==> design.v <==
module mem_registradores(
  input         clk,
  input         w,
  input  [4:0]  dst1,
  input  [4:0]  src1,
  input  [4:0]  src2,
  output [31:0] v1,
  output [31:0] v2,
  input  [31:0] t1);
reg [31:0] memory [31:0];
assign v1 = memory[src1];
assign v2 = memory[src2];
always @(posedge clk) begin
  if (w) begin
    memory[dst1] <= t1;
  end
end
endmodule
module alu(
  input [31:0] v1,
  input [31:0] v2,
  input [4:0]  op,
  output [31:0] alu_out);
reg [31:0] alu_out_reg;
assign alu_out = alu_out_reg;
always @(v1, v2, op) begin
  case(op)
    0: alu_out_reg = v1 + v2;
    1: alu_out_reg = v1 - v2;
    2: alu_out_reg = v1 * v2;
    3: alu_out_reg = v1 << v2;
    4: alu_out_reg = v1 & v2;
    5: alu_out_reg = v1 | v2;
    default: alu_out_reg = 32'd0;
  endcase
end
endmodule
module inst_decoder(
  input [31:0] instruction,
  output b,  
  output w,  
  output [4:0] op,  
  output i,  
  output [4:0] imm,  
  output [4:0] dst1,  
  output [4:0] src1,  
  output [4:0] src2);  
  assign op   = instruction[31:27];
  assign b    = instruction[26];
  assign w    = instruction[25];
  assign i    = instruction[24];
  assign dst1 = instruction[23:19];
  assign src1 = instruction[18:14];
  assign src2 = instruction[13:9];
  assign imm  = instruction[8:4];
endmodule
module processor(
  input clk,
  input rst,
  input [31:0] instruction,
  output [31:0] instruction_addr);
  wire b, w, i;
  wire [4:0] op;
  wire [4:0] imm;
  wire [4:0] dst1;
  wire [4:0] src1;
  wire [4:0] src2;
  wire [31:0] alu_out;
  wire [31:0] t1;
  wire [31:0] v1;
  wire [31:0] v2;
  assign t1 = i ? alu_out : imm;
  reg [31:0] pc;
  assign instruction_addr = pc;
  always @(posedge clk) begin
    if (rst)
      pc <= 0;
    else if (b)
      pc <= pc + t1;
    else
      pc <= pc + 1;
  end
  mem_registradores R(
    clk,
    w,
    dst1,
    src1,
    src2,
    v1,
    v2,
    t1);
  alu A(
    v1,
    v2,
    op,
    alu_out);
  inst_decoder D(
    instruction, 
    b, 
    w, 
    op, 
    i, 
    imm, 
    dst1, 
    src1, 
    src2);
  endmodule
==> run.sh <==
#!/bin/bash
# the make line also repeats each setting of config.mk as NAME=value (left out here)
make -C /OpenROAD-flow-scripts/flow DESIGN_CONFIG=/design/flow/config.mk WORK_HOME=/design/flow/orfs CLKGATE_MAP_FILE= finish
==> config.mk <==
export PLATFORM = sky130hd
export DESIGN_NAME = processor
export DESIGN_NICKNAME = processor
export VERILOG_FILES = /design/flow/design.v
export SDC_FILE = /design/flow/constraint.sdc
export NUM_CORES = 4
export LEC_CHECK = 0
export ABC_AREA = 1
export CAP_MARGIN = 20
export CORE_MARGIN = 2
export CORE_UTILIZATION = 72
export CTS_CLUSTER_DIAMETER = 190
export CTS_CLUSTER_SIZE = 83
export MAX_ROUTING_LAYER = met4
export PLACE_DENSITY_LB_ADDON = 0.04
export SETUP_SLACK_MARGIN = -0.71
export SLEW_MARGIN = 20
export TNS_END_PERCENT = 5
==> constraint.sdc <==
create_clock -name core_clock -period 9.77 [get_ports {clk}]
set_input_delay 1.9540 -clock core_clock [delete_from_list [all_inputs] [get_ports {clk}]]
set_output_delay 1.9540 -clock core_clock [all_outputs]
set_load 0.01 [all_outputs]
==> impl_metrics.ini, run 1 <==
; flow metrics
[placed_design]
post-dp-hpwl_microns = 204700
io_buffers = 61
dpl.cell_count = 11080
place_congestion = 1.173

[logic_synthesis]
top_cells_by_count = 2717 x nand2_1, 1193 x nand3_1, 1024 x edfxtp_1, 971 x inv_1, 765 x nor2_1
topCellsByArea = edfxtp_1 41%, nand2_1 14%, fa_1 11%
synth_cells = 9185
yosysChipArea_sq_um = 75220
syn-num-nets = 9817
most_common_cell = nand2_1
ys.flop_type = edfxtp_1
compound_area_share_pct = 8.621
mux_share_pct = 0
yosys.stat.seqShare_pct = 41.73
edf_count = 1024
simple_gate_share_pct = 26.25
syn_area_sq_um = 75220
adder_share_pct = 14.04
avgSynthCellArea_sq_um = 8.190
yosysCellCount = 9185
synthDistinctLibCells = 62
synth.top_cell.area_share_pct = 40.88
ys_top_logic_family = simple AND/OR/NAND/NOR gates
synthArstFlopShare_pct = 0
largest_area_cell = edfxtp_1
ys_ff = 1056
ys_warn_count = 3
xor_share_pct = 0.7102

[floorplan]
die-area_sq_um = 107100
fp.dieH_microns = 327.2
initial_utilization_pct = 72.58
die_w_microns = 327.2
num_rows = 118
io_pins = 66
core_area_sq_um = 103600

[clock_tree]
cts_hold_repair.buffers = 0
cts_buffer_depth = 3
cts_made_buffers = 16
h-tree-depth = 1
cts-root-buf = clkbuf_16
cts_sinks = 1056

[outcome]
outcome = aborted with a tool error
stop_stage = detailed routing
tool.error = [ERROR DRT-0255] Maze Route cannot find path of net _00947_ in worker of routeBox ( 289800 193200 ) ( 327230 241500 ).

[global_route]
globalRoute.totalOverflow = 0
grt_max_degree = 107
grt_antenna_before_repair = 23
grt_pass1_vias = 74770
grt_pass1_wl_microns = 446300
grt_usage_pct = 57.82

[final_timing]
worstEndpointType = register input
crit_endpoint = pc[31]$_SDFF_PP0_/D
-- routing by layer --
metal	global-route usage [%]
met4	44.74
met2	81.67
met3	22.37
met5	-
met1	66.14
-- repair_timing --
action                     in CTS  in global routing
gates resized                  69                225
setup buffers                   9                 41
gates cloned                   19                 24
setup endpoints to repair      15                210
pin swaps                       8                 52
-- stage by stage --
stage | worst slack [ps] | area, sq um
2_1_floorplan | -710.2 | 75560
3_3_place_gp | -1951 | 84540
3_5_place_dp | -2134 | 84540
4_1_cts | -1109 | 85800
5_1_grt | -2197 | 87570
==> inputs of run 2 (changes only) <==
Settings changed: ABC_AREA 1 to not set, CAP_MARGIN 20 to 30, CELL_PAD_IN_SITES_GLOBAL_PLACEMENT set to 1, CORE_UTILIZATION 72 to 44, CTS_CLUSTER_DIAMETER 190 to not set, CTS_CLUSTER_SIZE 83 to 44, MAX_ROUTING_LAYER met4 to met5, PLACE_DENSITY set to 0.81, PLACE_DENSITY_LB_ADDON 0.04 to not set, SETUP_SLACK_MARGIN -0.71 to not set, TNS_END_PERCENT 5 to not set.
Clock period 9.77 ns to 17.5 ns, I/O delays scaled along.
==> run 2 against run 1 <==
Against the previous run: the run now finishes clean; synthesized area decreased by 6.6%; die area increased by 52%; global-route usage decreased by 29 points; synthesized cell count fell by 43%.
==> impl_metrics.ini, run 2 <==
; implementation run metrics
[logic_synthesis]
topCellsByArea = edfxtp_1 44%, mux4_2 15%, fa_1 12%
most_common_cell = edfxtp_1
ys_warn_count = 3
compound_area_share_pct = 5.288
mux_share_pct = 20.10
ys.flop_type = edfxtp_1
ys_ff = 1056
ys_top_logic_family = multiplexers
largest_area_cell = edfxtp_1
syn-num-nets = 5855
synthArstFlopShare_pct = 0
synth.top_cell.area_share_pct = 43.75
yosysCellCount = 5223
top_cells_by_count = 1024 x edfxtp_1, 527 x inv_1, 478 x mux4_2, 424 x nand2_1, 410 x fa_1
edf_count = 1024
avgSynthCellArea_sq_um = 13.46
synthDistinctLibCells = 80
yosys.stat.seqShare_pct = 44.66
synth_cells = 5223
yosysChipArea_sq_um = 70290
adder_share_pct = 15.27
simple_gate_share_pct = 7.764
xor_share_pct = 1.992
syn_area_sq_um = 70290

[final_timing]
tns_ps = 0
final_max_slew_viol_count = 0
period_used_pct = 87.69
layout_min_cycle_time_ps = 15340
fmax_mhz = 65.17
setup_viol = 0
slew_headroom_pct = 22.87
rsz0062_at_grt = no
skew_ps = 32.67
fin_ws_ps = 2155
hold_viol_final = 0
holdWs_ps = 641.9
worst_pin_slew_ps = 1157

[detailed_routing]
drt_first_pass_iters = 6
drtIter0Drc = 6485
vias = 47830
drc = 0
wirelength_microns = 237600
via_per_inst = 6.420
wl_per_cell_microns = 31.89
antenna_left = 0

[critical_path]
cp-start-kind = input port
required_ps = 18070
path_delay_family = adder cells
cp.depth = 41
crit_start = instruction[14]
cp_slowest_stage_delay_ps = 760
reg2reg_setup_slack_ps = 5690
r2r_cells = 41
slowest_stage = and3_1
crit_type = in -> reg
rr_endpoint = pc[31]
crit_fanout = 74
critPathCaptureType = flop
cp_num_buf_inv = 5
critPathArrivalTime_ps = 15910
rr_startpoint = R.memory[9][2]
crit_top_cell = fa_1
endpoint = pc[31]

[global_route]
grt_max_degree = 112
globalRoute.totalOverflow = 0
grt_usage_pct = 29.18
grt_pass1_wl_microns = 342500
grt_pass1_vias = 48660
grt_antenna_before_repair = 12

[layout]
nets = 5922
syn2layout_area_growth_pct = 10.70
fin_cells = 7450

[worst_hold_path]
hold_depth = 2
holdPathEnd = pc[0]
min-delay-start = pc[0]
holdCritPathClass = reg -> reg

[clock_tree]
postCtsSetupBuffers = 0
cts_sinks = 1056
cts_tree = done
clock.latency.late_pin_ps = 690
cts_made_buffers = 101
cts-root-buf = clkbuf_16
cts_buffer_depth = 3
h-tree-depth = 3
clkTransAtPathRegs_ps = 60
cts_resized = 0
cts_hold_repair.buffers = 0

[floorplan]
fp.dieH_microns = 403.7
num_rows = 146
die-area_sq_um = 163000
core_area_sq_um = 158600
die_w_microns = 403.7
initial_utilization_pct = 44.33
io_pins = 66

[outcome]
outcome = finished clean

[placed_design]
post-dp-hpwl_microns = 154800
dpl.cell_count = 7258
place_congestion = 1.017
io_buffers = 61
place_ws_ps = 1669

[run]
warnings = 39
cap_violations = 0
==> run 2: layout make-up <==
type | count | area, sq um
Clock buffer | 118 | 2634
Fill cell | 13480 | 80750
Antenna cell | 2 | 5.005
Multi-Input combinational cell | 3319 | 35950
Sequential cell | 1056 | 31390
Timing Repair Buffer | 276 | 2360
Clock inverter | 71 | 873.3
Inverter | 536 | 2013
Tap cell | 2072 | 2592
==> run 2: layer usage <==
layer  vias to the layer above  global-route usage, %  share of wire, %
li1                      19280                      -                 -
met1                     24460                  38.61                36
met2                      3396                  45.54                45
met3                       683                  6.081                12
met4                        10                  15.34               6.3
met5                         -                      0             0.022
==> run 2: stage by stage <==
stage                     utilization [%]  instance area, sq um
after floorplan                         -                 70290
after global placement              46.78                 74170
after detailed placement            46.86                 74300
after CTS                           49.07                 77800
after global routing                49.07                 77810
final                               49.08                 77820
==> inputs of run 3 (changes only) <==
Settings changed: CAP_MARGIN 30 to 0, CELL_PAD_IN_SITES_GLOBAL_PLACEMENT 1 to 3, CORE_ASPECT_RATIO set to 0.62, CORE_MARGIN 2 to 4, CORE_UTILIZATION 44 to 58, CTS_CLUSTER_DIAMETER set to 313, CTS_CLUSTER_SIZE 44 to 90, MAX_ROUTING_LAYER met5 to not set, PLACE_DENSITY 0.81 to not set, PLACE_DENSITY_LB_ADDON set to 0.19, SETUP_SLACK_MARGIN set to -0.81.
Clock period 17.5 ns to 8.59 ns, I/O delays scaled along.
==> run 3 against run 2 <==
Against the previous run: synthesized area did not move; synthesized cell count did not move; die area fell by 22%; the run now fails in global placement without I/O.
==> impl_metrics.ini, run 3 <==
; flow metrics
[logic_synthesis]
syn_area_sq_um = 70290
xor_share_pct = 1.992
yosysCellCount = 5223
synth_cells = 5223
avgSynthCellArea_sq_um = 13.46
synthArstFlopShare_pct = 0
synthDistinctLibCells = 80
synth.top_cell.area_share_pct = 43.75
yosysChipArea_sq_um = 70290
mux_share_pct = 20.10
syn-num-nets = 5855
largest_area_cell = edfxtp_1
ys_top_logic_family = multiplexers
compound_area_share_pct = 5.288
yosys.stat.seqShare_pct = 44.66
edf_count = 1024
ys.flop_type = edfxtp_1
top_cells_by_count = 1024 x edfxtp_1, 527 x inv_1, 478 x mux4_2, 424 x nand2_1, 410 x fa_1
simple_gate_share_pct = 7.764
ys_warn_count = 3
adder_share_pct = 15.27
topCellsByArea = edfxtp_1 44%, mux4_2 15%, fa_1 12%
ys_ff = 1056
most_common_cell = edfxtp_1

[floorplan]
fp.dieH_microns = 282.1
die_w_microns = 450.1
die-area_sq_um = 127000
core_area_sq_um = 120100
initial_utilization_pct = 58.52
num_rows = 100

[outcome]
stop_stage = global placement without I/O
tool.error = [ERROR FLW-0024] Place density exceeds 1.0 (current PLACE_DENSITY_LB_ADDON =  0.19). Please check if the value of  PLACE_DENSITY_LB_ADDON is between 0 and 0.99.
outcome = aborted with a tool error
==> inputs of run 4 (changes only) <==
Settings changed: CAP_MARGIN 0 to 20, CELL_PAD_IN_SITES_GLOBAL_PLACEMENT 3 to not set, CORE_ASPECT_RATIO 0.62 to not set, CORE_MARGIN 4 to 2, CORE_UTILIZATION 58 to 72, CTS_CLUSTER_DIAMETER 313 to not set, CTS_CLUSTER_SIZE 90 to not set, HOLD_SLACK_MARGIN set to -0.09, MAX_ROUTING_LAYER set to met4, PLACE_DENSITY_LB_ADDON 0.19 to 0.01, SETUP_SLACK_MARGIN -0.81 to 2.1, TNS_END_PERCENT set to 40.
Clock period 8.59 ns to 7.09 ns, I/O delays scaled along.
==> run 4 against run 3 <==
Against the previous run: the flow stops in global routing; synthesized area unchanged; die area is 21% lower; synthesized cell count stayed put.
==> impl_metrics.ini, run 4 <==
; flow metrics
[clock_tree]
cts-root-buf = clkbuf_16
h-tree-depth = 3
cts_buffer_depth = 3
cts_sinks = 1056
cts_made_buffers = 103

[logic_synthesis]
ys_top_logic_family = multiplexers
most_common_cell = edfxtp_1
ys_warn_count = 3
yosysCellCount = 5223
yosysChipArea_sq_um = 70290
ys_ff = 1056
xor_share_pct = 1.992
simple_gate_share_pct = 7.764
synthArstFlopShare_pct = 0
top_cells_by_count = 1024 x edfxtp_1, 527 x inv_1, 478 x mux4_2, 424 x nand2_1, 410 x fa_1
compound_area_share_pct = 5.288
largest_area_cell = edfxtp_1
avgSynthCellArea_sq_um = 13.46
adder_share_pct = 15.27
yosys.stat.seqShare_pct = 44.66
edf_count = 1024
synth.top_cell.area_share_pct = 43.75
synthDistinctLibCells = 80
topCellsByArea = edfxtp_1 44%, mux4_2 15%, fa_1 12%
syn-num-nets = 5855
synth_cells = 5223
syn_area_sq_um = 70290
mux_share_pct = 20.10
ys.flop_type = edfxtp_1

[floorplan]
die_w_microns = 316.5
initial_utilization_pct = 72.69
die-area_sq_um = 100100
core_area_sq_um = 96710
fp.dieH_microns = 316.5
io_pins = 66
num_rows = 114

[placed_design]
post-dp-hpwl_microns = 206200
place_ws_ps = -5128
place_congestion = 1.110
dpl_cell_area_sq_um = 81810
io_buffers = 61

[global_route]
grt_usage_pct = 89.05
globalRoute.totalOverflow = 1116

[outcome]
tool.error = [ERROR GRT-0116] Global routing finished with congestion. Check the congestion regions in the DRC Viewer.
outcome = aborted with a tool error
stop_stage = global routing
==> run 4: metrics by stage <==
stage               cells  hold WS, ps
global placement     7410        617.6
CTS                  7688        667.3
detailed placement   7412        639.9
floorplan            5223        628.6
==> run 4: what timing repair did <==
item,CTS
hold endpoints to repair,0
cloned,14
hold buffers,0
setup buffers,72
endpoints found under the setup margin,1056
resized,334
pin swaps,144
==> run 4: metal layers <==
metal	overflow	global-route usage (%)
met1	98	87.47
met2	592	98.79
met3	122	80.09
met4	304	86.21
met5	-	-
==> inputs of run 5 (changes only) <==
Settings changed: ABC_AREA set to 0, CAP_MARGIN 20 to 40, CELL_PAD_IN_SITES_DETAIL_PLACEMENT set to 2, CELL_PAD_IN_SITES_GLOBAL_PLACEMENT set to 3, CORE_ASPECT_RATIO set to 1.51, CORE_UTILIZATION 72 to 24, CTS_CLUSTER_DIAMETER set to 307, CTS_CLUSTER_SIZE set to 22, HOLD_SLACK_MARGIN -0.09 to 0.06, MIN_ROUTING_LAYER set to met2, PLACE_DENSITY_LB_ADDON 0.01 to 0.26, SETUP_SLACK_MARGIN 2.1 to 0.48, SLEW_MARGIN 20 to 15, TNS_END_PERCENT 40 to not set.
Clock period 7.09 ns to 12.5 ns, I/O delays scaled along.
==> run 5 against run 4 <==
Against the previous run: the layout now fails its checks (setup timing); synthesized cell count is the same; synthesized area is the same; die area grew to 3.0 times the previous value.
==> impl_metrics.ini, run 5 <==
; implementation run metrics
[clock_tree]
cts_tree = done
cts-root-buf = clkbuf_16
cts_made_buffers = 53
clock.latency.late_pin_ps = 770
clkTransAtPathRegs_ps = 100
h-tree-depth = 2
cts_buffer_depth = 3
cts_sinks = 1056

[detailed_routing]
antenna_left = 0
vias = 66460
via_per_inst = 6.735
wl_per_cell_microns = 34.90
drt_first_pass_iters = 6
wirelength_microns = 344400
drtIter0Drc = 11500
drc = 0

[run]
cap_violations = 0
warnings = 36

[critical_path]
path_delay_family = adder cells
reg2reg_setup_slack_ps = 1720
cp.depth = 47
rr_startpoint = R.memory[31][2]
cp-start-kind = input port
rr_endpoint = pc[31]
r2r_cells = 45
critPathCaptureType = flop
cp_num_buf_inv = 12
endpoint = pc[31]
crit_top_cell = fa_1
cp_slowest_stage_delay_ps = 550
crit_type = in -> reg
required_ps = 13080
critPathArrivalTime_ps = 13140
crit_fanout = 7
crit_start = instruction[10]
slowest_stage = fa_1

[logic_synthesis]
compound_area_share_pct = 5.288
yosysChipArea_sq_um = 70290
synth.top_cell.area_share_pct = 43.75
edf_count = 1024
most_common_cell = edfxtp_1
simple_gate_share_pct = 7.764
xor_share_pct = 1.992
adder_share_pct = 15.27
yosysCellCount = 5223
ys.flop_type = edfxtp_1
synth_cells = 5223
avgSynthCellArea_sq_um = 13.46
ys_top_logic_family = multiplexers
synthDistinctLibCells = 80
syn_area_sq_um = 70290
synthArstFlopShare_pct = 0
top_cells_by_count = 1024 x edfxtp_1, 527 x inv_1, 478 x mux4_2, 424 x nand2_1, 410 x fa_1
ys_ff = 1056
ys_warn_count = 3
syn-num-nets = 5855
largest_area_cell = edfxtp_1
mux_share_pct = 20.10
topCellsByArea = edfxtp_1 44%, mux4_2 15%, fa_1 12%
yosys.stat.seqShare_pct = 44.66

[final_timing]
setup_viol = 1
rsz0062_at_grt = yes
worst_pin_slew_ps = 942.7
tns_ps = -51.78
layout_min_cycle_time_ps = 12550
fmax_mhz = 79.67
period_used_pct = 100.4
hold_viol_final = 0
skew_ps = 87.27
slew_headroom_pct = 37.15
fin_ws_ps = -51.78
final_max_slew_viol_count = 0

[outcome]
failed_checks = setup timing
outcome = finished with violations

[layout]
syn2layout_area_growth_pct = 23.97
mi_logic_area_sq_um = 37060
final_util_pct = 29.86
n_fill_cell = 30780
regArea_sq_um = 31390
nets = 6638

[floorplan]
initial_utilization_pct = 24.08
fp.dieH_microns = 669.0
num_rows = 244
die_w_microns = 444.4
die-area_sq_um = 297300
core_area_sq_um = 291900
io_pins = 66

[global_route]
globalRoute.totalOverflow = 0
grt_max_degree = 51
grt_usage_pct = 36.13
grt_antenna_before_repair = 10
grt_pass1_wl_microns = 470300
grt_pass1_vias = 79730

[placed_design]
io_buffers = 61
place_congestion = 1.009
post-dp-hpwl_microns = 246100

[worst_hold_path]
min-delay-start = pc[0]
hold_depth = 2
holdCritPathClass = reg -> reg
holdPathEnd = pc[0]
-- run 5: layout make-up --
type | instances | share of cell area, %
diodes | 28 | 0.08041
clock buffers | 73 | 1.608
clock inverters | 2 | 0.02010
inverters | 536 | 2.342
multi-input cells | 3319 | 42.53
flip-flops and latches | 1056 | 36.02
well taps | 3813 | 5.475
repair buffers | 1040 | 11.92
-- run 5: timing repair --
action                                  4_1_cts  5_1_grt
hold buffers                                  0        0
gates resized                               184       89
setup buffers                                58       11
cloned                                        9        2
endpoints found under the hold margin         0        0
endpoints found under the setup margin       78      113
pin swaps                                    61       57
-- run 5: per-layer routing --
layer	global-route usage [%]	vias up	share of wire [%]
li1	-	20580	-
met1	-	22030	0
met2	46.00	21990	55
met3	40.85	1858	37
met4	6.774	0	7.6
met5	-	-	0
-- run 5: per-stage QoR --
stage	worst slack [ps]	std cells	area (sq um)	hold slack (ps)
5_1_grt	-412.5	9857	87110	741.7
2_1_floorplan	-215.5	5223	70830	628.6
3_5_place_dp	-1175	9670	83150	660.6
4_1_cts	131.2	9812	86240	690.7
6_report	-51.78	9867	87140	677.5
3_3_place_gp	-1288	9651	82800	650.3
==> inputs of run 6 (changes only) <==
Settings changed: ABC_AREA 0 to not set, CAP_MARGIN 40 to 20, CELL_PAD_IN_SITES_DETAIL_PLACEMENT 2 to not set, CELL_PAD_IN_SITES_GLOBAL_PLACEMENT 3 to not set, CORE_ASPECT_RATIO 1.51 to not set, CORE_UTILIZATION 24 to 66, CTS_CLUSTER_DIAMETER 307 to not set, CTS_CLUSTER_SIZE 22 to 58, HOLD_SLACK_MARGIN 0.06 to not set, MIN_ROUTING_LAYER met2 to not set, PLACE_DENSITY_LB_ADDON 0.26 to 0.05, SETUP_SLACK_MARGIN 0.48 to 2.22, SLEW_MARGIN 15 to 0.
Clock period 12.5 ns to 7.69 ns, I/O delays scaled along.
==> run 6 against run 5 <==
Against the previous run: the flow now stops in global routing; synthesized area stayed put; die area is 63% lower; synthesized cell count stayed put.
==> impl_metrics.ini, run 6 <==
; flow metrics
[logic_synthesis]
yosys.stat.seqShare_pct = 44.66
most_common_cell = edfxtp_1
largest_area_cell = edfxtp_1
ys.flop_type = edfxtp_1
topCellsByArea = edfxtp_1 44%, mux4_2 15%, fa_1 12%
compound_area_share_pct = 5.288
syn-num-nets = 5855
synth_cells = 5223
avgSynthCellArea_sq_um = 13.46
syn_area_sq_um = 70290
xor_share_pct = 1.992
top_cells_by_count = 1024 x edfxtp_1, 527 x inv_1, 478 x mux4_2, 424 x nand2_1, 410 x fa_1
mux_share_pct = 20.10
ys_warn_count = 3
ys_top_logic_family = multiplexers
yosysChipArea_sq_um = 70290
synth.top_cell.area_share_pct = 43.75
ys_ff = 1056
edf_count = 1024
synthDistinctLibCells = 80
adder_share_pct = 15.27
simple_gate_share_pct = 7.764
yosysCellCount = 5223
synthArstFlopShare_pct = 0

[clock_tree]
cts_made_buffers = 103
cts_buffer_depth = 3
h-tree-depth = 3
cts-root-buf = clkbuf_16
cts_sinks = 1056

[floorplan]
core_area_sq_um = 105400
fp.dieH_microns = 330.4
die-area_sq_um = 109100
num_rows = 119
io_pins = 66
die_w_microns = 330.4
initial_utilization_pct = 66.68

[placed_design]
place_congestion = 1.087
io_buffers = 61
post-dp-hpwl_microns = 197800

[outcome]
stop_stage = global routing
outcome = aborted with a tool error
## run 6: repair_timing
action | 4_1_cts
gates cloned | 9
gates resized | 249
hold buffers | 0
pin swaps | 105
setup endpoints to repair | 1056
setup buffers | 83
## run 6: stage by stage
stage,std cells,area (sq um),util (%),worst slack [ps]
CTS,7801,87430,82.93,-3366
detailed placement,7519,81820,77.62,-4882
floorplan,5223,70930,-,-4062
global placement,7517,81770,77.57,-4706
==> inputs of run 7 (changes only) <==
Settings changed: CAP_MARGIN 20 to 35, CELL_PAD_IN_SITES_GLOBAL_PLACEMENT set to 0, CTS_CLUSTER_SIZE 58 to 44, MAX_ROUTING_LAYER met4 to met5, PLACE_DENSITY_LB_ADDON 0.05 to not set, SETUP_SLACK_MARGIN 2.22 to 1.75, SLEW_MARGIN 0 to 20.
Clock period 7.69 ns to 6.82 ns, I/O delays scaled along.
==> run 7 against run 6 <==
Against the previous run: now fails the layout checks on setup timing; synthesized cell count did not move; die area stayed put; synthesized area unchanged.
==> impl_metrics.ini, run 7 <==
; implementation run metrics
[logic_synthesis]
avgSynthCellArea_sq_um = 13.46
ys_top_logic_family = multiplexers
synth_cells = 5223
largest_area_cell = edfxtp_1
yosys.stat.seqShare_pct = 44.66
synthDistinctLibCells = 80
mux_share_pct = 20.10
yosysChipArea_sq_um = 70290
top_cells_by_count = 1024 x edfxtp_1, 527 x inv_1, 478 x mux4_2, 424 x nand2_1, 410 x fa_1
topCellsByArea = edfxtp_1 44%, mux4_2 15%, fa_1 12%
synth.top_cell.area_share_pct = 43.75
ys_warn_count = 3
syn-num-nets = 5855
compound_area_share_pct = 5.288
yosysCellCount = 5223
syn_area_sq_um = 70290
adder_share_pct = 15.27
ys.flop_type = edfxtp_1
simple_gate_share_pct = 7.764
ys_ff = 1056
xor_share_pct = 1.992
synthArstFlopShare_pct = 0
most_common_cell = edfxtp_1
edf_count = 1024

[clock_tree]
cts_made_buffers = 104
cts_hold_repair.buffers = 0
cts_sinks = 1056
clock.latency.late_pin_ps = 750
cts_tree = done
cts_buffer_depth = 3
clkTransAtPathRegs_ps = 70
cts-root-buf = clkbuf_16
h-tree-depth = 3

[critical_path]
crit_start = instruction[14]
cp-start-kind = input port
cp_slowest_stage_delay_ps = 570
crit_fanout = 10
critPathCaptureType = flop
crit_type = in -> reg
cp_num_buf_inv = 11
path_delay_family = adder cells
r2r_cells = 49
endpoint = pc[31]
reg2reg_setup_slack_ps = -3810
required_ps = 7410
critPathArrivalTime_ps = 11760
rr_startpoint = R.memory[25][2]
crit_top_cell = fa_1
cp.depth = 44
slowest_stage = fa_1
rr_endpoint = pc[31]

[detailed_routing]
vias = 58300
drtIter0Drc = 10270
drt_first_pass_iters = 9
antenna_left = 0
wirelength_microns = 296500
wl_per_cell_microns = 37.49
drc = 0
via_per_inst = 7.371

[final_timing]
worst_pin_slew_ps = 1142
layout_min_cycle_time_ps = 11170
hold_viol_final = 0
final_max_slew_viol_count = 0
slew_headroom_pct = 23.84
period_used_pct = 163.7
fmax_mhz = 89.55
setup_viol = 925
skew_ps = 107.2
rsz0062_at_grt = yes
fin_ws_ps = -4347

[floorplan]
core_area_sq_um = 105400
num_rows = 119
fp.dieH_microns = 330.4
initial_utilization_pct = 66.68
die-area_sq_um = 109100
die_w_microns = 330.4
io_pins = 66

[global_route]
grt_pass1_wl_microns = 405000
grt_pass1_vias = 58960
grt_usage_pct = 52.79
grt_antenna_before_repair = 13
grt_max_degree = 43
globalRoute.totalOverflow = 0

[placed_design]
place_ws_ps = -5104
place_congestion = 1.079
post-dp-hpwl_microns = 185300
io_buffers = 61

[outcome]
outcome = finished with violations
failed_checks = setup timing

[worst_hold_path]
hold_depth = 2
holdPathEnd = pc[0]
min-delay-start = pc[0]
holdCritPathClass = reg -> reg

[layout]
final_util_pct = 85.18
nets = 7048
syn2layout_area_growth_pct = 27.74

[run]
warnings = 38
cap_violations = 0
## run 7: routing by layer
metal | GRT usage [%] | part of all wire, %
met2 | 76.70 | 42
met3 | 21.45 | 18
met1 | 62.98 | 29
met5 | 1.217 | 0.13
met4 | 40.92 | 11
## run 7: stage by stage
stage / instances / hold slack [ps] / TNS [ps] / cell area (sq um)
2_1_floorplan: 5223 / 628.6 / -2711820 / 70930
3_3_place_gp: 7506 / 576.3 / -2708010 / 81680
3_5_place_dp: 7512 / 606.4 / -2862410 / 81800
4_1_cts: 7844 / 621.1 / -1812630 / 88720
5_1_grt: 7893 / 679.0 / -2265320 / 89750
6_report: 7909 / 608.8 / -2171560 / 89790
## run 7: what timing repair did
item / CTS / global route
endpoints found under the setup margin: 1056 / 1056
pin swaps: 184 / 125
gates cloned: 25 / 5
gates resized: 381 / 124
setup buffers: 115 / 42
## run 7: cell type report
cell class	count	area, sq um
clock buffers	124	2699
multi-input cells	3319	37690
clock inverters	68	737.0
repair buffers	1399	13440
flip-flops and latches	1056	31390
fillers	4882	15620
inverters	536	2048
diodes	16	40.04
well taps	1391	1740
==> inputs of run 8 (changes only) <==
Settings changed: CAP_MARGIN 35 to 20, CELL_PAD_IN_SITES_DETAIL_PLACEMENT set to 2, CELL_PAD_IN_SITES_GLOBAL_PLACEMENT 0 to not set, CORE_UTILIZATION 66 to 46, CTS_CLUSTER_SIZE 44 to not set, MAX_ROUTING_LAYER met5 to not set, SETUP_SLACK_MARGIN 1.75 to not set.
Clock period 6.82 ns to 12.5 ns, I/O delays scaled along.
==> run 8 against run 7 <==
Against the previous run: the run now fails in global routing; die area increased by 43%; synthesized area unchanged; synthesized cell count unchanged.
==> impl_metrics.ini, run 8 <==
; flow metrics
[outcome]
outcome = aborted with a tool error
tool.error = [ERROR GRT-0232] Routing congestion too high. Check the congestion heatmap in the GUI.
stop_stage = global routing

[global_route]
globalRoute.totalOverflow = 166
grt_usage_pct = 72.76

[logic_synthesis]
synthArstFlopShare_pct = 0
largest_area_cell = edfxtp_1
simple_gate_share_pct = 7.764
syn-num-nets = 5855
ys_ff = 1056
yosysCellCount = 5223
mux_share_pct = 20.10
ys_warn_count = 3
synthDistinctLibCells = 80
most_common_cell = edfxtp_1
yosysChipArea_sq_um = 70290
ys.flop_type = edfxtp_1
adder_share_pct = 15.27
topCellsByArea = edfxtp_1 44%, mux4_2 15%, fa_1 12%
avgSynthCellArea_sq_um = 13.46
top_cells_by_count = 1024 x edfxtp_1, 527 x inv_1, 478 x mux4_2, 424 x nand2_1, 410 x fa_1
synth_cells = 5223
yosys.stat.seqShare_pct = 44.66
synth.top_cell.area_share_pct = 43.75
syn_area_sq_um = 70290
edf_count = 1024
xor_share_pct = 1.992
ys_top_logic_family = multiplexers
compound_area_share_pct = 5.288

[floorplan]
fp.dieH_microns = 394.9
initial_utilization_pct = 46.27
die_w_microns = 394.9
core_area_sq_um = 151900
die-area_sq_um = 156000
num_rows = 143
io_pins = 66

[placed_design]
place_congestion = 1.026
io_buffers = 61
post-dp-hpwl_microns = 245900

[clock_tree]
cts-root-buf = clkbuf_16
cts_buffer_depth = 3
h-tree-depth = 3
cts_sinks = 1056
cts_made_buffers = 106
## run 8: routing by layer
| layer | GRT overflow | global-route usage, % |
|---|---|---|
| met1 | 6 | 71.73 |
| met2 | 96 | 87.27 |
| met3 | 4 | 61.46 |
| met4 | 60 | 69.76 |
| met5 | 0 | 39.56 |
## run 8: what timing repair did
item | 4_1_cts
pin swaps | 36
resized | 136
cloned | 7
setup endpoints to repair | 81
hold buffers | 0
buffers inserted | 42
## run 8: per-stage QoR
stage                     hold slack, ps  instance area, sq um  cells  worst slack (ps)
after floorplan                    628.6                 70810   5223            -216.0
after global placement             659.2                 79610   7783            -625.4
after detailed placement           703.6                 79610   7783             -1532
after CTS                          754.8                 84400   8027            0.5898
==> inputs of run 9 (changes only) <==
Settings changed: ABC_AREA set to 1, CELL_PAD_IN_SITES_DETAIL_PLACEMENT 2 to not set, CORE_UTILIZATION 46 to 72, CTS_CLUSTER_DIAMETER set to 206, MAX_ROUTING_LAYER set to met4, PLACE_DENSITY set to 0.66, SETUP_SLACK_MARGIN set to 1.25.
Clock period 12.5 ns to 8.44 ns, I/O delays scaled along.
==> run 9 against run 8 <==
Against the previous run: the run again fails in global routing; synthesized area grew 7.0%; synthesized cell count up 76%; die area fell by 31%.
==> impl_metrics.ini, run 9 <==
; flow metrics
[outcome]
outcome = aborted with a tool error
stop_stage = global routing
tool.error = [ERROR GRT-0232] Routing congestion too high. Check the congestion heatmap in the GUI.

[logic_synthesis]
yosysCellCount = 9185
syn_area_sq_um = 75220
yosys.stat.seqShare_pct = 41.73
compound_area_share_pct = 8.621
ys_ff = 1056
most_common_cell = nand2_1
top_cells_by_count = 2717 x nand2_1, 1193 x nand3_1, 1024 x edfxtp_1, 971 x inv_1, 765 x nor2_1
ys_warn_count = 3
topCellsByArea = edfxtp_1 41%, nand2_1 14%, fa_1 11%
synthDistinctLibCells = 62
ys.flop_type = edfxtp_1
xor_share_pct = 0.7102
syn-num-nets = 9817
adder_share_pct = 14.04
largest_area_cell = edfxtp_1
synthArstFlopShare_pct = 0
mux_share_pct = 0
avgSynthCellArea_sq_um = 8.190
yosysChipArea_sq_um = 75220
edf_count = 1024
synth_cells = 9185
synth.top_cell.area_share_pct = 40.88
ys_top_logic_family = simple AND/OR/NAND/NOR gates
simple_gate_share_pct = 26.25

[placed_design]
place_congestion = 1.170
post-dp-hpwl_microns = 211900
dpl.cell_count = 11230
io_buffers = 61

[clock_tree]
cts_buffer_depth = 3
cts_made_buffers = 105
h-tree-depth = 3
cts-root-buf = clkbuf_16
cts_sinks = 1056

[global_route]
grt_usage_pct = 83.73
globalRoute.totalOverflow = 19

[floorplan]
die-area_sq_um = 107100
core_area_sq_um = 103600
die_w_microns = 327.2
initial_utilization_pct = 72.58
fp.dieH_microns = 327.2
num_rows = 118
io_pins = 66
-- run 9: per-stage QoR --
stage          area [sq um]  setup slack, ps
4_1_cts               90900            -1903
2_1_floorplan         75800            -1704
3_5_place_dp          85980            -3137
3_3_place_gp          85970            -2863
-- run 9: timing repair --
action / 4_1_cts
endpoints found under the setup margin: 924
hold buffers: 0
cloned: 19
hold endpoints to repair: 0
pin swaps: 32
gates resized: 174
setup buffers: 38
-- run 9: routing by layer --
layer  GRT overflow  track usage [%]
met5              -                -
met4              7            76.45
met3              5            74.25
met2              6            94.68
met1              1            83.39
==> inputs of run 10 (changes only) <==
Settings changed: CTS_CLUSTER_DIAMETER 206 to 190, PLACE_DENSITY 0.66 to not set, PLACE_DENSITY_LB_ADDON set to 0.04.
Clock period 8.44 ns to 12.5 ns, I/O delays scaled along.
==> run 10 against run 9 <==
Against the previous run: die area unchanged; synthesized area unchanged; synthesized cell count unchanged; the flow again stops in global routing.
==> impl_metrics.ini, run 10 <==
; flow metrics
[outcome]
outcome = aborted with a tool error
stop_stage = global routing
tool.error = [ERROR GRT-0232] Routing congestion too high. Check the congestion heatmap in the GUI.

[clock_tree]
cts_made_buffers = 104
cts_sinks = 1056
h-tree-depth = 3
cts-root-buf = clkbuf_16
cts_buffer_depth = 3

[placed_design]
io_buffers = 61
post-dp-hpwl_microns = 204600
place_ws_ps = -130.2
dpl_cell_area_sq_um = 82800
place_congestion = 1.150

[logic_synthesis]
ys_warn_count = 3
ys.flop_type = edfxtp_1
syn_area_sq_um = 75220
synth.top_cell.area_share_pct = 40.88
yosysCellCount = 9185
mux_share_pct = 0
synthArstFlopShare_pct = 0
most_common_cell = nand2_1
topCellsByArea = edfxtp_1 41%, nand2_1 14%, fa_1 11%
synthDistinctLibCells = 62
simple_gate_share_pct = 26.25
largest_area_cell = edfxtp_1
adder_share_pct = 14.04
ys_ff = 1056
compound_area_share_pct = 8.621
edf_count = 1024
synth_cells = 9185
yosysChipArea_sq_um = 75220
syn-num-nets = 9817
xor_share_pct = 0.7102
yosys.stat.seqShare_pct = 41.73
top_cells_by_count = 2717 x nand2_1, 1193 x nand3_1, 1024 x edfxtp_1, 971 x inv_1, 765 x nor2_1
avgSynthCellArea_sq_um = 8.190
ys_top_logic_family = simple AND/OR/NAND/NOR gates

[floorplan]
fp.dieH_microns = 327.2
io_pins = 66
num_rows = 118
die-area_sq_um = 107100
core_area_sq_um = 103600
initial_utilization_pct = 72.58
die_w_microns = 327.2

[global_route]
globalRoute.totalOverflow = 287
grt_usage_pct = 84.12
==> run 10: metal layers <==
layer	global-route usage (%)	GRT overflow
met1	85.49	49
met2	95.01	120
met3	72.91	44
met4	75.78	74
met5	-	-
==> run 10: what timing repair did <==
item,CTS
buffers inserted,42
endpoints found under the setup margin,142
hold endpoints to repair,0
cloned,15
hold buffers,0
resized,185
pin swaps,74
==> run 10: stage by stage <==
step	TNS, ps	util, %	cells
2_1_floorplan	0	-	9185
4_1_cts	0	84.69	11120
3_5_place_dp	-257.5	79.89	10860
3_3_place_gp	0	79.87	10860
==> inputs of run 11 (changes only) <==
Settings changed: ABC_AREA 1 to not set, CORE_UTILIZATION 72 to 70, CTS_CLUSTER_DIAMETER 190 to not set, CTS_CLUSTER_SIZE set to 36, PLACE_DENSITY set to 0.64, PLACE_DENSITY_LB_ADDON 0.04 to not set, SETUP_SLACK_MARGIN 1.25 to 2.43.
Clock period 12.5 ns to 10.7 ns, I/O delays scaled along.
==> run 11 against run 10 <==
Against the previous run: the flow again stops in global routing; die area shrank 3.8%; synthesized cell count fell by 43%; synthesized area down 6.6%.
==> impl_metrics.ini, run 11 <==
; flow metrics
[placed_design]
dpl.cell_count = 7130
place_congestion = 1.072
post-dp-hpwl_microns = 188300
io_buffers = 61

[logic_synthesis]
synthArstFlopShare_pct = 0
simple_gate_share_pct = 7.764
ys_top_logic_family = multiplexers
yosysChipArea_sq_um = 70290
most_common_cell = edfxtp_1
xor_share_pct = 1.992
topCellsByArea = edfxtp_1 44%, mux4_2 15%, fa_1 12%
yosys.stat.seqShare_pct = 44.66
synth_cells = 5223
edf_count = 1024
synth.top_cell.area_share_pct = 43.75
mux_share_pct = 20.10
largest_area_cell = edfxtp_1
syn_area_sq_um = 70290
compound_area_share_pct = 5.288
avgSynthCellArea_sq_um = 13.46
ys.flop_type = edfxtp_1
ys_warn_count = 3
syn-num-nets = 5855
synthDistinctLibCells = 80
adder_share_pct = 15.27
yosysCellCount = 5223
top_cells_by_count = 1024 x edfxtp_1, 527 x inv_1, 478 x mux4_2, 424 x nand2_1, 410 x fa_1
ys_ff = 1056

[clock_tree]
cts_buffer_depth = 3
cts-root-buf = clkbuf_16
cts_sinks = 1056
cts_hold_repair.buffers = 0
cts_made_buffers = 101
h-tree-depth = 3

[outcome]
stop_stage = global routing
tool.error = [ERROR GRT-0232] Routing congestion too high. Check the congestion heatmap in the GUI.
outcome = aborted with a tool error

[floorplan]
num_rows = 116
die_w_microns = 320.9
fp.dieH_microns = 320.9
io_pins = 66
core_area_sq_um = 99860
die-area_sq_um = 103000
initial_utilization_pct = 70.39

[global_route]
globalRoute.totalOverflow = 11
grt_usage_pct = 80.31
## run 11: what timing repair did
item / in CTS
endpoints found under the setup margin: 925
gates cloned: 15
gates resized: 279
buffers inserted: 70
pin swaps: 113
## run 11: layer usage
| metal | overflow | GRT usage [%] |
|---|---|---|
| met1 | 0 | 79.30 |
| met2 | 3 | 92.80 |
| met3 | 0 | 68.22 |
| met4 | 8 | 75.56 |
| met5 | - | - |
## run 11: through the flow
stage               instance area, sq um  setup WS (ps)
global placement                   79400          -1783
CTS                                85200         -712.5
detailed placement                 79400          -1941
floorplan                          70930          -1654
==> inputs of run 12 (changes only) <==
Settings changed: ABC_AREA set to 1, CORE_UTILIZATION 70 to 69, CTS_CLUSTER_SIZE 36 to 52, PLACE_DENSITY 0.64 to 0.6, SETUP_SLACK_MARGIN 2.43 to not set.
Clock period 10.7 ns to 8.75 ns, I/O delays scaled along.
==> run 12 against run 11 <==
Against the previous run: the run again fails in global routing; die area grew 8.5%; synthesized cell count grew 76%; synthesized area grew 7.0%.
==> impl_metrics.ini, run 12 <==
; flow metrics
[logic_synthesis]
yosysChipArea_sq_um = 75220
adder_share_pct = 14.04
synthArstFlopShare_pct = 0
synthDistinctLibCells = 62
top_cells_by_count = 2717 x nand2_1, 1193 x nand3_1, 1024 x edfxtp_1, 971 x inv_1, 765 x nor2_1
yosysCellCount = 9185
compound_area_share_pct = 8.621
yosys.stat.seqShare_pct = 41.73
mux_share_pct = 0
topCellsByArea = edfxtp_1 41%, nand2_1 14%, fa_1 11%
xor_share_pct = 0.7102
largest_area_cell = edfxtp_1
synth_cells = 9185
synth.top_cell.area_share_pct = 40.88
simple_gate_share_pct = 26.25
avgSynthCellArea_sq_um = 8.190
ys_top_logic_family = simple AND/OR/NAND/NOR gates
syn-num-nets = 9817
ys_ff = 1056
ys.flop_type = edfxtp_1
ys_warn_count = 3
edf_count = 1024
syn_area_sq_um = 75220
most_common_cell = nand2_1

[global_route]
globalRoute.totalOverflow = 428
grt_usage_pct = 87.13

[clock_tree]
cts-root-buf = clkbuf_16
h-tree-depth = 3
cts_sinks = 1056
cts_made_buffers = 106
cts_buffer_depth = 3
cts_hold_repair.buffers = 0

[outcome]
stop_stage = global routing
outcome = aborted with a tool error
tool.error = [ERROR GRT-0232] Routing congestion too high. Check the congestion heatmap in the GUI.

[placed_design]
dpl_cell_area_sq_um = 86350
io_buffers = 61
place_congestion = 1.160
dpl.cell_count = 11330
post-dp-hpwl_microns = 212000

[floorplan]
initial_utilization_pct = 69.30
die-area_sq_um = 111700
num_rows = 121
die_w_microns = 334.2
io_pins = 66
fp.dieH_microns = 334.2
core_area_sq_um = 108600
## run 12: through the flow
step                      setup slack (ps)  utilization [%]
after floorplan                      -1456                -
after CTS                            -1580            85.47
after global placement               -2779            79.55
after detailed placement             -3043            79.55
## run 12: repair_timing
| action | CTS |
|---|---|
| resized | 375 |
| gates cloned | 29 |
| pin swaps | 79 |
| hold endpoints to repair | 0 |
| setup buffers | 82 |
| endpoints found under the setup margin | 796 |
## run 12: layer usage
layer / GRT usage, % / overflow
met5: - / -
met4: 83.61 / 115
met3: 77.90 / 72
met2: 96.36 / 188
met1: 86.63 / 53
==> inputs of run 13 (changes only) <==
Settings changed: ABC_AREA 1 to not set, CAP_MARGIN 20 to 0, CORE_ASPECT_RATIO set to 0.68, CORE_UTILIZATION 69 to 40, CTS_CLUSTER_DIAMETER set to 124, CTS_CLUSTER_SIZE 52 to not set, GPL_TIMING_DRIVEN set to 0, HOLD_SLACK_MARGIN set to 0.27, MAX_ROUTING_LAYER met4 to met5, SLEW_MARGIN 20 to 0.
Clock period 8.75 ns to 12.5 ns, I/O delays scaled along.
==> run 13 against run 12 <==
Against the previous run: synthesized cell count down 43%; die area up 60%; the layout now fails its checks (capacitance limit, slew limit, setup timing); synthesized area down 6.6%.
==> impl_metrics.ini, run 13 <==
; implementation run metrics
[outcome]
outcome = finished with violations
failed_checks = capacitance limit, slew limit, setup timing

[logic_synthesis]
synthDistinctLibCells = 80
ys.flop_type = edfxtp_1
edf_count = 1024
topCellsByArea = edfxtp_1 44%, mux4_2 15%, fa_1 12%
synth_cells = 5223
synthArstFlopShare_pct = 0
syn-num-nets = 5855
ys_top_logic_family = multiplexers
syn_area_sq_um = 70290
ys_ff = 1056
adder_share_pct = 15.27
synth.top_cell.area_share_pct = 43.75
yosysCellCount = 5223
compound_area_share_pct = 5.288
yosysChipArea_sq_um = 70290
largest_area_cell = edfxtp_1
top_cells_by_count = 1024 x edfxtp_1, 527 x inv_1, 478 x mux4_2, 424 x nand2_1, 410 x fa_1
simple_gate_share_pct = 7.764
xor_share_pct = 1.992
yosys.stat.seqShare_pct = 44.66
most_common_cell = edfxtp_1
mux_share_pct = 20.10
ys_warn_count = 3
avgSynthCellArea_sq_um = 13.46

[critical_path]
rr_endpoint = pc[31]
cp_num_buf_inv = 10
r2r_cells = 43
critPathArrivalTime_ps = 13680
reg2reg_setup_slack_ps = 1460
required_ps = 13100
critPathCaptureType = flop
path_delay_family = adder cells
slowest_stage = fa_1
crit_type = in -> reg
cp.depth = 46
rr_startpoint = R.memory[23][11]
crit_start = instruction[18]
cp_slowest_stage_delay_ps = 630
cp-start-kind = input port
crit_top_cell = fa_1
crit_fanout = 10
endpoint = pc[31]

[final_timing]
rsz0062_at_grt = yes
skew_ps = 45.79
worst_pin_slew_ps = 1548
setup_viol = 10
layout_min_cycle_time_ps = 13080
fin_ws_ps = -575.9
fmax_mhz = 76.48
slew_headroom_pct = -4.318
period_used_pct = 104.6
final_max_slew_viol_count = 3
hold_viol_final = 0
tns_ps = -3236

[detailed_routing]
drc = 0
wl_per_cell_microns = 39.49
vias = 53560
via_per_inst = 6.645
wirelength_microns = 318300
antenna_left = 0
drt_first_pass_iters = 6
drtIter0Drc = 10200

[global_route]
grt_antenna_before_repair = 29
grt_usage_pct = 34.99
globalRoute.totalOverflow = 0
grt_pass1_wl_microns = 427500
grt_max_degree = 34
grt_pass1_vias = 50530

[clock_tree]
cts_sinks = 1056
clkTransAtPathRegs_ps = 70
cts_tree = done
cts-root-buf = clkbuf_16
cts_hold_repair.buffers = 0
h-tree-depth = 3
cts_made_buffers = 95
clock.latency.late_pin_ps = 760
cts_buffer_depth = 3

[floorplan]
io_pins = 66
initial_utilization_pct = 40.39
num_rows = 126
fp.dieH_microns = 349.7
core_area_sq_um = 174000
die_w_microns = 512.4
die-area_sq_um = 179200

[worst_hold_path]
holdCritPathClass = reg -> reg
holdPathEnd = pc[0]
min-delay-start = pc[0]
hold_depth = 2

[layout]
syn2layout_area_growth_pct = 20.11
fin_cells = 8061
nets = 6300
n_fill_cell = 15070

[placed_design]
place_congestion = 1.037
dpl.cell_count = 7667
io_buffers = 55
post-dp-hpwl_microns = 230800

[run]
cap_violations = 1
warnings = 36
run 13: layout make-up:
cell class | instances | area [sq um] | share of cell area, %
multi-input cells | 3331 | 37310 | 44.19
flip-flops and latches | 1056 | 31390 | 37.18
repair buffers | 354 | 4093 | 4.848
plain buffers | 294 | 3482 | 4.124
well taps | 2304 | 2883 | 3.414
clock buffers | 114 | 2470 | 2.925
inverters | 536 | 2059 | 2.439
clock inverters | 61 | 716.9 | 0.8492
diodes | 11 | 27.53 | 0.03260
run 13: per-stage QoR:
stage	setup WS [ps]	hold slack [ps]	util, %	cell area [sq um]
floorplan	-216.0	628.6	-	70810
global placement	-6768	599.4	42.66	74250
detailed placement	-6195	609.3	43.80	76240
CTS	-382.3	629.4	47.99	83530
global route	-609.7	682.4	48.50	84410
finish	-575.9	618.7	48.51	84430
run 13: routing by layer:
layer	track usage, %	part of all wire, %	vias up
met4	13.50	4.7	20
met1	50.55	39	27390
li1	-	-	20120
met3	18.51	20	746
met2	43.18	37	5284
met5	0	0.052	-
run 13: repair_timing:
action | CTS | global route
gates resized | 734 | 135
setup endpoints to repair | 892 | 132
buffers inserted | 156 | 55
pin swaps | 79 | 72
cloned | 13 | 1
==> inputs of run 14 (changes only) <==
Settings changed: CAP_MARGIN 0 to 20, CORE_ASPECT_RATIO 0.68 to not set, CORE_UTILIZATION 40 to 72, CTS_CLUSTER_DIAMETER 124 to not set, GPL_TIMING_DRIVEN 0 to not set, HOLD_SLACK_MARGIN 0.27 to not set, MAX_ROUTING_LAYER met5 to met4, PLACE_DENSITY 0.6 to 0.66, SETUP_SLACK_MARGIN set to 1.25, SLEW_MARGIN 0 to 20.
==> run 14 against run 13 <==
Against the previous run: the run now fails in global routing; synthesized cell count is the same; die area shrank 44%; synthesized area is the same.
==> impl_metrics.ini, run 14 <==
; flow metrics
[logic_synthesis]
edf_count = 1024
topCellsByArea = edfxtp_1 44%, mux4_2 15%, fa_1 12%
simple_gate_share_pct = 7.764
mux_share_pct = 20.10
ys_ff = 1056
synth.top_cell.area_share_pct = 43.75
yosysChipArea_sq_um = 70290
avgSynthCellArea_sq_um = 13.46
ys_warn_count = 3
synth_cells = 5223
syn-num-nets = 5855
largest_area_cell = edfxtp_1
yosysCellCount = 5223
adder_share_pct = 15.27
synthDistinctLibCells = 80
yosys.stat.seqShare_pct = 44.66
ys.flop_type = edfxtp_1
most_common_cell = edfxtp_1
xor_share_pct = 1.992
ys_top_logic_family = multiplexers
top_cells_by_count = 1024 x edfxtp_1, 527 x inv_1, 478 x mux4_2, 424 x nand2_1, 410 x fa_1
syn_area_sq_um = 70290
synthArstFlopShare_pct = 0
compound_area_share_pct = 5.288

[clock_tree]
cts_hold_repair.buffers = 0
cts_buffer_depth = 3
cts_sinks = 1056
cts_made_buffers = 101
cts-root-buf = clkbuf_16
h-tree-depth = 3

[placed_design]
place_ws_ps = -618.5
io_buffers = 61
place_congestion = 1.067
post-dp-hpwl_microns = 171800
dpl.cell_count = 6880

[floorplan]
die-area_sq_um = 100100
die_w_microns = 316.5
core_area_sq_um = 96710
num_rows = 114
fp.dieH_microns = 316.5
initial_utilization_pct = 72.69
io_pins = 66

[outcome]
outcome = aborted with a tool error
tool.error = [ERROR GRT-0228] Horizontal edge usage exceeds the maximum allowed. (12, 37) usage=65535 limit=3000
stop_stage = global routing
==> run 14: timing repair <==
action | 4_1_cts
endpoints found under the setup margin | 210
buffers inserted | 61
gates resized | 206
pin swaps | 98
cloned | 15
==> run 14: through the flow <==
stage	TNS, ps	util (%)	instance area (sq um)
floorplan	-699.8	-	70930
global placement	-1140	79.97	77340
detailed placement	-4984	79.97	77340
CTS	0	85.36	82550
==> inputs of run 15 (changes only) <==
Settings changed: CORE_UTILIZATION 72 to 69, CTS_CLUSTER_DIAMETER set to 227, CTS_CLUSTER_SIZE set to 35, MAX_ROUTING_LAYER met4 to not set, PLACE_DENSITY 0.66 to not set, SETUP_SLACK_MARGIN 1.25 to not set.
Clock period 12.5 ns to 9.05 ns, I/O delays scaled along.
==> run 15 against run 14 <==
Against the previous run: the flow again stops in global routing; synthesized cell count unchanged; die area up 4.3%; synthesized area unchanged.
==> impl_metrics.ini, run 15 <==
; flow metrics
[outcome]
outcome = aborted with a tool error
stop_stage = global routing

[logic_synthesis]
most_common_cell = edfxtp_1
simple_gate_share_pct = 7.764
ys.flop_type = edfxtp_1
ys_ff = 1056
xor_share_pct = 1.992
avgSynthCellArea_sq_um = 13.46
largest_area_cell = edfxtp_1
syn_area_sq_um = 70290
ys_warn_count = 3
synth_cells = 5223
compound_area_share_pct = 5.288
synthArstFlopShare_pct = 0
top_cells_by_count = 1024 x edfxtp_1, 527 x inv_1, 478 x mux4_2, 424 x nand2_1, 410 x fa_1
yosysCellCount = 5223
synth.top_cell.area_share_pct = 43.75
adder_share_pct = 15.27
yosysChipArea_sq_um = 70290
mux_share_pct = 20.10
syn-num-nets = 5855
yosys.stat.seqShare_pct = 44.66
topCellsByArea = edfxtp_1 44%, mux4_2 15%, fa_1 12%
synthDistinctLibCells = 80
edf_count = 1024
ys_top_logic_family = multiplexers

[placed_design]
io_buffers = 61
place_congestion = 1.057
post-dp-hpwl_microns = 198200
dpl_cell_area_sq_um = 81340

[floorplan]
die-area_sq_um = 104400
io_pins = 66
num_rows = 117
initial_utilization_pct = 69.29
core_area_sq_um = 101400
die_w_microns = 323.2
fp.dieH_microns = 323.2

[clock_tree]
h-tree-depth = 2
cts_buffer_depth = 3
cts_hold_repair.buffers = 0
cts-root-buf = clkbuf_16
cts_sinks = 1056
cts_made_buffers = 36
==> run 15: what timing repair did <==
action,4_1_cts
buffers inserted,24
pin swaps,31
gates resized,136
gates cloned,10
setup endpoints to repair,761
==> run 15: stage by stage <==
step,worst slack [ps],std cells
4_1_cts,-2130,7531
3_5_place_dp,-3462,7452
3_3_place_gp,-3241,7452
2_1_floorplan,-2974,5223
==> inputs of run 16 (changes only) <==
Settings changed: CORE_ASPECT_RATIO set to 0.68, CORE_UTILIZATION 69 to 40, CTS_CLUSTER_DIAMETER 227 to not set, CTS_CLUSTER_SIZE 35 to not set, HOLD_SLACK_MARGIN set to 0.27, PLACE_DENSITY set to 0.6, SLEW_MARGIN 20 to 25.
Clock period 9.05 ns to 12.5 ns, I/O delays scaled along.
==> run 16 against run 15 <==
Against the previous run: the run now finishes clean; synthesized area unchanged; synthesized cell count unchanged; die area increased by 72%.
==> impl_metrics.ini, run 16 <==
; implementation run metrics
[outcome]
outcome = finished clean

[logic_synthesis]
ys_ff = 1056
synth_cells = 5223
avgSynthCellArea_sq_um = 13.46
synth.top_cell.area_share_pct = 43.75
synthArstFlopShare_pct = 0
syn-num-nets = 5855
edf_count = 1024
synthDistinctLibCells = 80
compound_area_share_pct = 5.288
mux_share_pct = 20.10
ys_warn_count = 3
adder_share_pct = 15.27
ys.flop_type = edfxtp_1
yosysCellCount = 5223
ys_top_logic_family = multiplexers
syn_area_sq_um = 70290
simple_gate_share_pct = 7.764
most_common_cell = edfxtp_1
largest_area_cell = edfxtp_1
topCellsByArea = edfxtp_1 44%, mux4_2 15%, fa_1 12%
yosys.stat.seqShare_pct = 44.66
yosysChipArea_sq_um = 70290
top_cells_by_count = 1024 x edfxtp_1, 527 x inv_1, 478 x mux4_2, 424 x nand2_1, 410 x fa_1
xor_share_pct = 1.992

[global_route]
grt_usage_pct = 29.76
grt_max_degree = 47
grt_pass1_wl_microns = 376300
grt_pass1_vias = 49290
globalRoute.totalOverflow = 0
grt_antenna_before_repair = 11

[clock_tree]
cts_buffer_depth = 3
h-tree-depth = 3
clock.latency.late_pin_ps = 740
cts_made_buffers = 97
cts_hold_repair.buffers = 0
cts_tree = done
cts-root-buf = clkbuf_16
clkTransAtPathRegs_ps = 70
cts_sinks = 1056

[detailed_routing]
drc = 0
wirelength_microns = 268100
drt_first_pass_iters = 8
wl_per_cell_microns = 32.75
antenna_left = 0
vias = 50500
via_per_inst = 6.170
drtIter0Drc = 8173

[critical_path]
cp.depth = 41
endpoint = pc[31]
slowest_stage = fa_1
cp-start-kind = input port
crit_start = instruction[15]
path_delay_family = adder cells
cp_num_buf_inv = 9
rr_endpoint = pc[31]
rr_startpoint = R.memory[7][2]
r2r_cells = 42
crit_top_cell = fa_1
crit_type = in -> reg
reg2reg_setup_slack_ps = 1940
cp_slowest_stage_delay_ps = 660
critPathCaptureType = flop
required_ps = 13120
crit_fanout = 23
critPathArrivalTime_ps = 12820

[floorplan]
num_rows = 126
fp.dieH_microns = 349.7
initial_utilization_pct = 40.39
io_pins = 66
die-area_sq_um = 179200
die_w_microns = 512.4
core_area_sq_um = 174000

[final_timing]
layout_min_cycle_time_ps = 12200
hold_viol_final = 0
final_max_slew_viol_count = 0
tns_ps = 0
period_used_pct = 97.59
skew_ps = 51.97
slew_headroom_pct = 24.69
setup_viol = 0
fmax_mhz = 81.97
worst_pin_slew_ps = 1130
holdWs_ps = 608.0
fin_ws_ps = 300.8

[placed_design]
place_ws_ps = -677.4
place_congestion = 0.9956
io_buffers = 61
dpl.cell_count = 7986
post-dp-hpwl_microns = 189900

[worst_hold_path]
min-delay-start = pc[0]
holdCritPathClass = reg -> reg
hold_depth = 2
holdPathEnd = pc[0]

[layout]
regArea_sq_um = 31390
n_fill_cell = 15170
final_util_pct = 47.81
syn2layout_area_growth_pct = 18.38
mi_logic_area_sq_um = 36280
nets = 6426
fin_cells = 8185

[run]
warnings = 34
cap_violations = 0
run 16: cell type report:
type	count	area share, %
sequential	1056	37.72
clock buffer	108	2.967
tap	2304	3.464
antenna	6	0.01804
timing repair buffer	784	8.936
clock inverter	72	0.8661
inverter	536	2.425
multi-input combinational	3319	43.60
run 16: layer usage:
layer | global-route usage, % | wire (microns)
met1 | 45.66 | 114900
met2 | 38.47 | 102400
met3 | 12.73 | 44730
met5 | 0 | 11
met4 | 6.001 | 6065
run 16: timing repair:
action,CTS,global route
buffers inserted,0,11
resized,0,44
setup endpoints to repair,0,46
run 16: through the flow:
stage,area (sq um)
after floorplan,70810
after global placement,79650
after detailed placement,79670
after CTS,82860
after global routing,83200
final,83210
==> inputs of run 17 (changes only) <==
Settings changed: CAP_MARGIN 20 to 10, CELL_PAD_IN_SITES_GLOBAL_PLACEMENT set to 1, CORE_ASPECT_RATIO 0.68 to not set, CORE_UTILIZATION 40 to 57, CTS_CLUSTER_SIZE set to 44, HOLD_SLACK_MARGIN 0.27 to not set, MAX_ROUTING_LAYER set to met5, PLACE_DENSITY 0.6 to not set, SLEW_MARGIN 25 to 20.
Clock period 12.5 ns to 18.2 ns, I/O delays scaled along.
==> run 17 against run 16 <==
Against the previous run: still clean on timing, DRC and antenna; die area shrank 30%.
==> impl_metrics.ini, run 17 <==
; implementation run metrics
[run]
cap_violations = 0
warnings = 35

[global_route]
grt_usage_pct = 39.71
globalRoute.totalOverflow = 0
grt_pass1_vias = 48480
grt_max_degree = 99
grt_antenna_before_repair = 14
grt_pass1_wl_microns = 350200

[logic_synthesis]
simple_gate_share_pct = 7.764
xor_share_pct = 1.992
synth.top_cell.area_share_pct = 43.75
most_common_cell = edfxtp_1
synthArstFlopShare_pct = 0
synthDistinctLibCells = 80
syn_area_sq_um = 70290
top_cells_by_count = 1024 x edfxtp_1, 527 x inv_1, 478 x mux4_2, 424 x nand2_1, 410 x fa_1
avgSynthCellArea_sq_um = 13.46
ys.flop_type = edfxtp_1
yosysChipArea_sq_um = 70290
synth_cells = 5223
largest_area_cell = edfxtp_1
ys_warn_count = 3
compound_area_share_pct = 5.288
yosys.stat.seqShare_pct = 44.66
syn-num-nets = 5855
edf_count = 1024
adder_share_pct = 15.27
mux_share_pct = 20.10
yosysCellCount = 5223
ys_top_logic_family = multiplexers
topCellsByArea = edfxtp_1 44%, mux4_2 15%, fa_1 12%
ys_ff = 1056

[final_timing]
period_used_pct = 86.81
hold_viol_final = 0
final_max_slew_viol_count = 0
worst_pin_slew_ps = 1186
fmax_mhz = 63.29
tns_ps = 0
rsz0062_at_grt = no
fin_ws_ps = 2401
slew_headroom_pct = 20.78
layout_min_cycle_time_ps = 15800
skew_ps = 30.09
setup_viol = 0

[worst_hold_path]
min-delay-start = pc[0]
holdPathEnd = pc[0]
hold_depth = 2
holdCritPathClass = reg -> reg

[critical_path]
slowest_stage = nor3_4
crit_fanout = 88
rr_startpoint = R.memory[28][4]
cp_slowest_stage_delay_ps = 950
cp.depth = 41
rr_endpoint = pc[31]
crit_start = instruction[10]
endpoint = pc[31]
reg2reg_setup_slack_ps = 6200
critPathArrivalTime_ps = 16360
cp_num_buf_inv = 6
crit_top_cell = fa_1
cp-start-kind = input port
path_delay_family = adder cells
r2r_cells = 41
crit_type = in -> reg
critPathCaptureType = flop
required_ps = 18760

[floorplan]
io_pins = 66
core_area_sq_um = 122000
num_rows = 128
die_w_microns = 355.2
initial_utilization_pct = 57.60
die-area_sq_um = 126100
fp.dieH_microns = 355.2

[clock_tree]
h-tree-depth = 3
cts_sinks = 1056
cts_hold_repair.buffers = 0
cts_tree = done
postCtsSetupBuffers = 0
cts_buffer_depth = 3
cts-root-buf = clkbuf_16
cts_resized = 0
clkTransAtPathRegs_ps = 60
clock.latency.late_pin_ps = 690
cts_made_buffers = 99

[detailed_routing]
drc = 0
drtIter0Drc = 6488
drt_first_pass_iters = 8
antenna_left = 0
vias = 47800
wirelength_microns = 247100
wl_per_cell_microns = 35.31
via_per_inst = 6.832

[layout]
final_util_pct = 63.10
fin_cells = 6997
syn2layout_area_growth_pct = 9.550
nets = 5918

[placed_design]
io_buffers = 61
place_congestion = 1.032
post-dp-hpwl_microns = 162000
dpl.cell_count = 6810
place_ws_ps = 1821

[outcome]
outcome = finished clean
==> run 17: final cells by class <==
type | count | area [sq um]
Timing Repair Buffer | 274 | 2280
Clock inverter | 60 | 676.9
Clock buffer | 122 | 2649
Inverter | 536 | 2014
Fill cell | 9417 | 45030
Tap cell | 1625 | 2033
Multi-Input combinational cell | 3319 | 35950
Sequential cell | 1056 | 31390
Antenna cell | 5 | 12.51
==> run 17: metrics by stage <==
step                hold WS, ps  area, sq um
finish                    599.5        77010
CTS                       600.1        76990
global placement          577.3        73660
global route              658.0        76990
detailed placement        578.0        73660
floorplan                 628.6        70290
==> run 17: metal layers <==
metal / wire [microns] / GRT usage, % / up-vias
met4: 17100 / 22.99 / 4
met5: 32 / 0 / -
met2: 115500 / 63.13 / 3106
li1: - / - / 19290
met1: 87440 / 51.38 / 24670
met3: 26990 / 7.846 / 732
